run 1:
==> flow/design.v (excerpt) <==
module FM_demodulator
          (
           clk,
           reset,
           clk_enable,
           inp_I,
           inp_Q,
           out_fm
          );
  input   clk;
  input   reset;
  input   clk_enable;
  input   signed [38:0] inp_I;   
  input   signed [38:0] inp_Q;   
  output  [12:0] out_fm;   
  wire enb;
  reg signed [38:0] Delay1_out1;   
  reg signed [38:0] Delay2_out1;   
  reg signed [38:0] Delay4_out1;   
  wire signed [31:0] Sum4_sub_cast;   
  wire signed [31:0] Sum4_sub_cast_1;   
  wire signed [31:0] Sum4_sub_temp;   
  wire signed [29:0] Sum4_out1;   
  wire signed [68:0] Product_mul_temp;   
  wire signed [32:0] Product_out1;   
  reg signed [38:0] Delay3_out1;   
  wire signed [30:0] Sum3_sub_cast;   
  wire signed [30:0] Sum3_sub_cast_1;   
  wire signed [30:0] Sum3_sub_temp;   
  wire signed [28:0] Sum3_out1;   
  wire signed [67:0] Product2_mul_temp;   
  wire signed [32:0] Product2_out1;   
  wire signed [31:0] Sum5_sub_cast;   
  wire signed [31:0] Sum5_sub_cast_1;   
  wire signed [31:0] Sum5_sub_temp;   
  wire [12:0] OUTPUT_rsvd;   
  reg [12:0] OUTPUT_rsvdreg;
  assign enb = clk_enable;
  always @(posedge clk or posedge reset)
    begin : Delay1_process
      if (reset == 1'b1) begin
        Delay1_out1 <= 39'sh0000000000;
      end
      else begin
        if (enb) begin
          Delay1_out1 <= inp_I;
        end
      end
    end
  always @(posedge clk or posedge reset)
    begin : Delay2_process
      if (reset == 1'b1) begin
        Delay2_out1 <= 39'sh0000000000;
      end
      else begin
        if (enb) begin
          Delay2_out1 <= inp_Q;
        end
      end
    end
  always @(posedge clk or posedge reset)
    begin : Delay4_process
      if (reset == 1'b1) begin
        Delay4_out1 <= 39'sh0000000000;
  ...
For scale: about 150 flip-flops, about 87,000 um2 of cells after synthesis.
Settings: LEC_CHECK=0, ABC_AREA=1, CAP_MARGIN=20, CORE_ASPECT_RATIO=1.31, CORE_MARGIN=2, CORE_UTILIZATION=72, CTS_CLUSTER_DIAMETER=391, CTS_CLUSTER_SIZE=99, SETUP_SLACK_MARGIN=-1.14, SLEW_MARGIN=20, TNS_END_PERCENT=15; clock period 16.3 ns.
run.sh (not shown) runs the stock make flow with config.mk's settings and CLKGATE_MAP_FILE=.
Run 1: no failed stages, no open violations at the end
diff inputs: run 1 => run 2
Settings: CORE_UTILIZATION now 63, was 72; CTS_CLUSTER_SIZE no longer set, was 99; CTS_CLUSTER_DIAMETER no longer set, was 391; CORE_ASPECT_RATIO no longer set, was 1.31; ABC_AREA no longer set, was 1; TNS_END_PERCENT no longer set, was 15; SETUP_SLACK_MARGIN no longer set, was -1.14; the clock period (ns, I/O delays scaled along) now 24.5, was 16.3.
--- outcome ---
Run 2: no failed stages, no open violations at the end. Run 1 reports its critical-path cell with the highest stage delay as fa_1 while run 2 reports a2111oi_0. Going from run 1 to run 2, the global-route wire length before repair was found to have gone down by about 26%. Run 2 ended up with a lower total iterations of the first detailed-routing run than run 1 did. Taking run 1 as the reference point, the signed area change from the synthesized netlist to the final layout of run 2 rises by 0.29 points.
For run 3, these inputs were changed with respect to run 2:
Settings: SETUP_SLACK_MARGIN newly set to -1.69; CORE_UTILIZATION changed from 63 to 40; CORE_MARGIN changed from 2 to 3; the clock period (ns, I/O delays scaled along) changed from 24.5 to 25.0.
## What came out
- | ratio of final minimum period to clock period | run 3 vs run 2 | 1.3 points lower |
- From run 2 to run 3 the numbers moved as follows: routing usage on met3 shows a reduction of 3.0 points; routed wire length has increased.
- Re xor/xnor share of the synthesized area: no difference whatsoever between run 3 and run 2.
- The run with more setup slack is run 3; run 2 has less.
- Compared with run 2, the router placed fewer vias in run 3.
- Compared with run 2, in run 3 design area higher, total clock buffers created by CTS did not really move, chip height increased 95 um.
Changes in run 4 relative to run 3:
Settings: GPL_TIMING_DRIVEN: unset -> 0; ABC_AREA: unset -> 1; CORE_ASPECT_RATIO: unset -> 0.63; GPL_ROUTABILITY_DRIVEN: unset -> 0; CAP_MARGIN: 20 -> 15; MAX_ROUTING_LAYER: unset -> met5; CELL_PAD_IN_SITES_DETAIL_PLACEMENT: unset -> 2; MIN_ROUTING_LAYER: unset -> met2; CELL_PAD_IN_SITES_GLOBAL_PLACEMENT: unset -> 2; CTS_CLUSTER_SIZE: unset -> 69; PLACE_DENSITY_LB_ADDON: unset -> 0.17; TNS_END_PERCENT: unset -> 95.
## What came out
Flow for run 4 halted at global routing, error code GRT-0116.
Compare run 3 and run 4 | number of library cell types mapped by synthesis lower: run 4
Cell count in the Yosys report, run 4 vs run 3: up by more than 10%
Compared with run 3, in run 4 share of the yosys chip area belonging to registers held steady; placement-stage worst setup slack grew by 1740 ps.
Of run 4 and run 3, it is run 4 that has the lower post-synthesis mux area share.
Relative to run 3, number of buffers created by CTS has gone up in run 4.
Run 3 → run 4: combined area of all synthesized cells climbed about 3%, post-synthesis simple-gate area fraction climbed 1.7 points, cell count after synthesis climbed 14%, synthesized chip area reported by yosys climbed 3.2%, adder and majority gate portion of the synthesized area dropped 1.9 points.

========
## maple
Starting RTL as in the previous note.
clock: 11.7 ns
lec_check: 0
abc_area: 1
cap_margin: 20
core_margin: 2
core_utilization: 72
cts_cluster_diameter: 338
cts_cluster_size: 99
slew_margin: 20
tns_end_percent: 10
Status: maple FAILED at 5_1_grt (tool error)
Inputs modified between maple and birch:
Settings: a change of TNS_END_PERCENT from 10 to 15; a change of CTS_CLUSTER_DIAMETER from 338 to 301; a change of the clock period (ns, I/O delays scaled along) from 11.7 to 16.3.
### Flow results
No stage failed in birch, and the final checks on the layout all came back clean. [birch] final estimated routing congestion in global placement fell 1.6% relative to maple. Post-placement cell count: birch vs maple down about 8%. The number of resized instances in the post-cts repair step reported for birch is smaller than that of maple by 170. As far as gate count of the mapped netlist goes, birch and maple are indistinguishable; the numbers are identical.

========
== harbor ==
Starting RTL as in the previous note.
Settings: LEC_CHECK=0, CAP_MARGIN=20, CORE_ASPECT_RATIO=0.5, CORE_MARGIN=2, CORE_UTILIZATION=72, CTS_CLUSTER_DIAMETER=338, CTS_CLUSTER_SIZE=99, SETUP_SLACK_MARGIN=2.56, SLEW_MARGIN=20; clock period 11.7 ns.
harbor finished all stages; however, its layout fails the closing checks, the failures being setup timing.
Changes in juniper relative to harbor:
Settings: CTS_CLUSTER_SIZE now 94, was 99; CTS_CLUSTER_DIAMETER now 397, was 338; PLACE_DENSITY now 0.42, previously not set; ABC_AREA now 1, previously not set; SETUP_SLACK_MARGIN now -1.16, was 2.56.
## What came out
Status juniper: flow complete, layout not clean - setup timing. harbor had finished all stages when the layout checks came back failing, citing setup timing. The first-pass GRT wire length in harbor is 0.831 times that in juniper. Floorplan net count in juniper is about 10% higher than in harbor. In juniper, worst setup slack is higher than in harbor.
What quartz does differently from juniper at the input level:
Settings: clearing SETUP_SLACK_MARGIN, which used to be -1.16; clearing CORE_ASPECT_RATIO, which used to be 0.5; swapping 0.42 for 0.38 in PLACE_DENSITY; clearing CTS_CLUSTER_SIZE, which used to be 94; clearing CTS_CLUSTER_DIAMETER, which used to be 397; swapping 72 for 63 in CORE_UTILIZATION; swapping 11.7 for 13.4 in the clock period (ns, I/O delays scaled along).
==> comparison <==
quartz finished every stage and its layout cleared the timing, design-rule and antenna checks. Compared with juniper, in quartz final worst-path setup slack rose by 1.47 ns; met1 routing resource usage after global routing fell by 4.6 points; setup TNS rose by 12.91 ns. On quartz: net count reported at finish is about 2.8% lower than what juniper gave. quartz vs juniper, number of non-filler instances in the completed layout went down by about 1.7%. quartz — die span in y about 50% higher, juniper as reference.

========
## JK
Starting RTL as in the previous note.
Settings: LEC_CHECK=0, CAP_MARGIN=30, CORE_ASPECT_RATIO=0.5, CORE_MARGIN=10, CORE_UTILIZATION=60, CTS_CLUSTER_DIAMETER=331, CTS_CLUSTER_SIZE=100, PLACE_DENSITY_LB_ADDON=0.3, SETUP_SLACK_MARGIN=-1.48, SLEW_MARGIN=30, TNS_END_PERCENT=15; clock period 25.0 ns.
In summary, JK completed successfully, with a layout that passed the timing, design-rule and antenna checks.
diff inputs: JK => MS
Settings: CORE_UTILIZATION: 60 -> 40; CORE_ASPECT_RATIO: 0.5 -> unset; CAP_MARGIN: 30 -> 20; SETUP_SLACK_MARGIN: -1.48 -> unset.
[summary]
Per the final summary, JK finished and its layout is clean on timing, DRC and antenna.
MS: flow completed, timing, DRC and antenna clean
Of JK and MS, the run reporting the lower synthesis-to-layout area growth was JK.
Summary of MS over JK: flip-flop and latch share of the layout cell area held; routability congestion estimate from global placement lower; maximum frequency -about 4%.
Looking at average wire length per cell after detail routing, MS sits about 3% higher than JK does.
Diff JK -> MS | number of fill cells | up by more than half
Here is what was changed in the inputs of AL compared with MS.
Settings: GPL_ROUTABILITY_DRIVEN newly set to 0; MIN_ROUTING_LAYER newly set to met2; CTS_CLUSTER_DIAMETER changed from 331 to 284; SETUP_SLACK_MARGIN newly set to 0.84; CTS_CLUSTER_SIZE removed (was 100); TNS_END_PERCENT removed (was 15); CELL_PAD_IN_SITES_GLOBAL_PLACEMENT newly set to 3; CELL_PAD_IN_SITES_DETAIL_PLACEMENT newly set to 1; GPL_TIMING_DRIVEN newly set to 1; MAX_ROUTING_LAYER newly set to met5; CORE_MARGIN changed from 10 to 2; CORE_UTILIZATION changed from 40 to 22; HOLD_SLACK_MARGIN newly set to 0.18; SLEW_MARGIN changed from 30 to 10; PLACE_DENSITY_LB_ADDON changed from 0.3 to 0.13.
Notes after the runs:
Re longest individual stage delay on the worst path: MS was higher than AL. MS | stages: all done | timing, DRC, antenna: all pass. AL: all stages complete, timing, DRC and antenna checks passed. Between MS and AL, the post-synthesis to final-layout area growth is higher for AL. Via count of the routed design on AL is up relative to MS. Share of the core filled with cells sits lower in AL than in MS. Against MS as the reference, AL delivers a higher pin slew with the least headroom to its limit.
